Setup of run A:
// pipeline
module pipeline(
  clk,
  resetn,
  o_instr_req_addr,
  o_instr_req_en,
  i_instr_res_data,
  o_mem_req_addr,
  o_mem_req_wr_data,
  o_mem_req_wr_en,
  o_mem_req_count,
  i_mem_res_rd_data,
  i_mem_res_code
);
  input clk;
  input resetn;
  output [32 - 1:0] o_instr_req_addr;
  output o_instr_req_en;
  input [32 - 1:0] i_instr_res_data;
  output [32 - 1:0] o_mem_req_addr;
  output [32 - 1:0] o_mem_req_wr_data;
  output o_mem_req_wr_en;
  output [(2) - 1:0] o_mem_req_count;
  input [32 - 1:0] i_mem_res_rd_data;
  input [(3) - 1:0] i_mem_res_code;
  wire fe_clr;
  wire fe_stall;
  wire fe_branch;
  wire [32 - 1:0] fe_branch_addr;
  wire [32 - 1:0] fe_pc;
  wire id_clr;
  wire id_stall;
  wire [32 - 1:0] id_pc;
  wire [32 - 1:0] id_instr;
  wire [(4) - 1:0] id_alu_op;
  wire [32 - 1:0] id_alu_data_a;
  wire [32 - 1:0] id_alu_data_b;
  wire [32 - 1:0] id_imm;
  wire [(4) - 1:0] id_mem_op;
  ...
For scale: ~8500 cells after synthesis, roughly 84000 um^2 of cells after synthesis.
==> flow/config.mk <==
export PLATFORM = sky130hd
export DESIGN_NAME = pipeline
export DESIGN_NICKNAME = pipeline
export VERILOG_FILES = /design/flow/design.v
export SDC_FILE = /design/flow/constraint.sdc
export NUM_CORES = 4
export LEC_CHECK = 0
export ABC_AREA = 0
export CAP_MARGIN = 5
export CELL_PAD_IN_SITES_GLOBAL_PLACEMENT = 1
export CORE_MARGIN = 2
export CORE_UTILIZATION = 65
export HOLD_SLACK_MARGIN = -0.1
export SETUP_SLACK_MARGIN = 1.0
export SLEW_MARGIN = 30
==> flow/constraint.sdc <==
create_clock -name core_clock -period 5.79 [get_ports {clk}]
set_input_delay 1.1580 -clock core_clock [delete_from_list [all_inputs] [get_ports {clk}]]
set_output_delay 1.1580 -clock core_clock [all_outputs]
set_load 0.01 [all_outputs]
run.sh (not shown) runs the stock make flow with config.mk's settings and CLKGATE_MAP_FILE=.
STATUS run=run A STAGES=ALL_DONE FINAL_CHECKS=FAILED CAUSE=negative setup slack
For run B, these inputs were changed with respect to run A:
Settings: putting PLACE_DENSITY at 0.54 where nothing was set; swapping 65 for 26 in CORE_UTILIZATION; putting CORE_ASPECT_RATIO at 1.07 where nothing was set; swapping 1.0 for 0.37 in SETUP_SLACK_MARGIN; putting CTS_CLUSTER_SIZE at 12 where nothing was set; putting MAX_ROUTING_LAYER at met5 where nothing was set; swapping 5 for 20 in CAP_MARGIN; clearing HOLD_SLACK_MARGIN, which used to be -0.1; clearing ABC_AREA, which used to be 0; swapping 30 for 15 in SLEW_MARGIN; swapping 5.79 for 6.76 in the clock period (ns, I/O delays scaled along).
Notes after the runs:
- | number of buffers on the longest clock path | run B vs run A | 1 higher |
- Layout checks on run B: not met. Flow itself completed; violations: negative setup slack.
- [run A] flow finished | final checks: failed | reasons: negative setup slack
- Compared run B vs run A, and worst hold margin is down in run B.
- Run B vs run A — least setup slack across all paths after layout rose 0.47 ns.
- For non-clock buffer count, dividing the value from run A by the value from run B gives 1.3.
Here is what was changed in the inputs of run C compared with run B.
Settings: HOLD_SLACK_MARGIN: unset -> -0.09; CORE_UTILIZATION: 26 -> 72; ABC_AREA: unset -> 1; CTS_CLUSTER_SIZE: 12 -> 15; CORE_ASPECT_RATIO: 1.07 -> 0.92; CELL_PAD_IN_SITES_GLOBAL_PLACEMENT: 1 -> unset; SETUP_SLACK_MARGIN: 0.37 -> 0.42; PLACE_DENSITY: 0.54 -> 0.65; SLEW_MARGIN: 15 -> 20; MAX_ROUTING_LAYER: met5 -> unset; the clock period (ns, I/O delays scaled along): 6.76 -> 4.02.
Notes after the runs:
Run C did not finish: a tool error stopped it during 5_1_grt. Taking run B as 1.0, run C lands at 4.3 on buffers inserted during post-CTS setup optimization. Run C against run B: number of sinks handled by clock tree synthesis neither gained nor lost much; number of placement rows lost 96. Run B → run C: netlist area before placement fell by 960 um^2; simple-gate share of the synthesized area fell by 2.6 points. The proportion of synthesized area in mux cells of run C is lower than that of run B. Going from run B to run C, number of standard cells after synthesis grew by more than 10%. Summary — xor/xnor cell area share of the yosys netlist, run C relative to run B: lower, by 0.37 points. Cmp run C vs run B: placed instance count lower in run C. Summary of run C over run B: die size shrank by about 64%, summed standard-cell area reported by yosys shrank by 960 um^2.
Edits applied to the flow inputs when going from run C to run D:
Settings: swapping -0.09 for 0.29 in HOLD_SLACK_MARGIN; swapping 0.42 for 0.77 in SETUP_SLACK_MARGIN; swapping 15 for 47 in CTS_CLUSTER_SIZE; clearing ABC_AREA, which used to be 1; clearing PLACE_DENSITY, which used to be 0.65; putting TNS_END_PERCENT at 5 where nothing was set; clearing CORE_ASPECT_RATIO, which used to be 0.92; putting PLACE_DENSITY_LB_ADDON at 0.0 where nothing was set; swapping 72 for 70 in CORE_UTILIZATION; swapping 4.02 for 5.46 in the clock period (ns, I/O delays scaled along).
Results
In run D the implementation ran to completion but is not tape-out ready, as the final checks report negative setup slack.
As far as hold buffer count at CTS goes, run C and run D are indistinguishable; the numbers are identical.
Compare run C and run D | placed instance area higher: run C
Lower unique cell type count in the Yosys netlist among run C and run D: run C
Per the comparison of run D with run C, synthesized cell count moved down, portion of the post-synthesis area used by sequential elements decreased by 0.56 points relative to the old numbers, placeable core region picked up an extra 4000 um^2.

========
pipeline again, from the RTL that the note above started with.
==> flow/design.v (excerpt) <==
module pipeline(
  clk,
  resetn,
  o_instr_req_addr,
  o_instr_req_en,
  i_instr_res_data,
  o_mem_req_addr,
  o_mem_req_wr_data,
  o_mem_req_wr_en,
  o_mem_req_count,
  i_mem_res_rd_data,
  i_mem_res_code
);
export LEC_CHECK = 0
export CAP_MARGIN = 20
export CORE_MARGIN = 2
export CORE_UTILIZATION = 40
export SLEW_MARGIN = 20
create_clock -name core_clock -period 9.79 [get_ports {clk}]
The starting point went through all stages and came out clean.
Change:
--- a/flow/config.mk
+++ b/flow/config.mk
@@ -8,4 +8,13 @@
-export CAP_MARGIN = 20
-export CORE_MARGIN = 2
-export CORE_UTILIZATION = 40
-export SLEW_MARGIN = 20
+export ABC_AREA = 0
+export CAP_MARGIN = 5
+export CELL_PAD_IN_SITES_DETAIL_PLACEMENT = 2
+export CELL_PAD_IN_SITES_GLOBAL_PLACEMENT = 1
+export CORE_ASPECT_RATIO = 0.6
+export CORE_MARGIN = 10
+export CORE_UTILIZATION = 49
+export CTS_CLUSTER_SIZE = 19
+export HOLD_SLACK_MARGIN = -0.1
+export MAX_ROUTING_LAYER = met4
+export PLACE_DENSITY_LB_ADDON = 0.21
+export SETUP_SLACK_MARGIN = 1.0
+export SLEW_MARGIN = 30
==> flow/constraint.sdc (replaced) <==
create_clock -name core_clock -period 11.5 [get_ports {clk}]
set_input_delay 2.3000 -clock core_clock [delete_from_list [all_inputs] [get_ports {clk}]]
set_output_delay 2.3000 -clock core_clock [all_outputs]
set_load 0.01 [all_outputs]
=> The new run aborted during 5_1_grt on ODB-0269. Die size is lower by 12%. Synthesized cell count stays the same. Synthesized area is unchanged.
Change:
==> flow/config.mk (replaced) <==
export PLATFORM = sky130hd
export DESIGN_NAME = pipeline
export DESIGN_NICKNAME = pipeline
export VERILOG_FILES = /design/flow/design.v
export SDC_FILE = /design/flow/constraint.sdc
export NUM_CORES = 4
export LEC_CHECK = 0
export CAP_MARGIN = 20
export CELL_PAD_IN_SITES_GLOBAL_PLACEMENT = 2
export CORE_MARGIN = 2
export CORE_UTILIZATION = 40
export CTS_CLUSTER_SIZE = 34
export PLACE_DENSITY_LB_ADDON = 0.07
export SLEW_MARGIN = 20
==> flow/constraint.sdc (replaced) <==
create_clock -name core_clock -period 10.5 [get_ports {clk}]
set_input_delay 2.1000 -clock core_clock [delete_from_list [all_inputs] [get_ports {clk}]]
set_output_delay 2.1000 -clock core_clock [all_outputs]
set_load 0.01 [all_outputs]
This time the run went through all stages and came out clean.
Synthesized area is unchanged.
Die area rose by roughly a tenth.
Synthesized cell count is unchanged.
Change:
--- a/flow/config.mk
+++ b/flow/config.mk
@@ -9 +8,0 @@
-export CELL_PAD_IN_SITES_GLOBAL_PLACEMENT = 2
@@ -12,2 +10,0 @@
-export CTS_CLUSTER_SIZE = 34
-export PLACE_DENSITY_LB_ADDON = 0.07
==> flow/constraint.sdc (replaced) <==
create_clock -name core_clock -period 17.3 [get_ports {clk}]
set_input_delay 3.4600 -clock core_clock [delete_from_list [all_inputs] [get_ports {clk}]]
set_output_delay 3.4600 -clock core_clock [all_outputs]
set_load 0.01 [all_outputs]
=> Global-route usage drops by 2.2 points. Synthesized area does not change. Final cell count drops slightly. Utilization drops by 0.25 points. Non-clock buffer count drops by 18. Count of clock-buffer cells in the layout drops by 19. Sequential share of layout area climbs by 0.23 points. Setup slack improves by 4.6 ns. First-iteration DRC count climbs by a quarter to a third. Hold slack improves by 0.0048 ns. Flip-flop count stays the same.

========
== v6 ==
pipeline again, from the RTL that the note above started with.
Settings: LEC_CHECK=0, ABC_AREA=0, CAP_MARGIN=5, CELL_PAD_IN_SITES_GLOBAL_PLACEMENT=1, CORE_MARGIN=2, CORE_UTILIZATION=65, CTS_CLUSTER_SIZE=52, HOLD_SLACK_MARGIN=-0.1, SETUP_SLACK_MARGIN=1.0, SLEW_MARGIN=30; clock period 5.78 ns.
[flow] v6 | stages: complete | final checks: fail | reason: negative setup slack
Here is what was changed in the inputs of v7 compared with v6.
Settings: removing ABC_AREA (formerly 0); changing CTS_CLUSTER_SIZE from 52 to 41; removing HOLD_SLACK_MARGIN (formerly -0.1); changing SLEW_MARGIN from 30 to 20; changing SETUP_SLACK_MARGIN from 1.0 to -0.39; changing CAP_MARGIN from 5 to 20; removing CELL_PAD_IN_SITES_GLOBAL_PLACEMENT (formerly 1); changing the clock period (ns, I/O delays scaled along) from 5.78 to 5.56.
Findings:
- v7 against v6: wire length up 3.5%, measured slew at the worst slew-check pin went up, global-route usage climbed 2.0 points.
- v7 completed end to end; final checks failed (negative setup slack).
- As far as number of top-level design ports goes, v6 and v7 are indistinguishable; the numbers are identical.
- v7 ended with less synthesis-to-finish area growth than v6.
- Power was lower in v6 than in v7.
- v7 vs v6, worst setup path endpoint: o_instr_req_addr[29] vs o_instr_req_addr[28]
- Comparing critical path depth for v6 and v7, the smaller number came from v7.
- v7 vs. v6: headroom to the max-slew limit went down 12 points, cell area went down 2.0%.
Power and IR drop assume default switching activity.
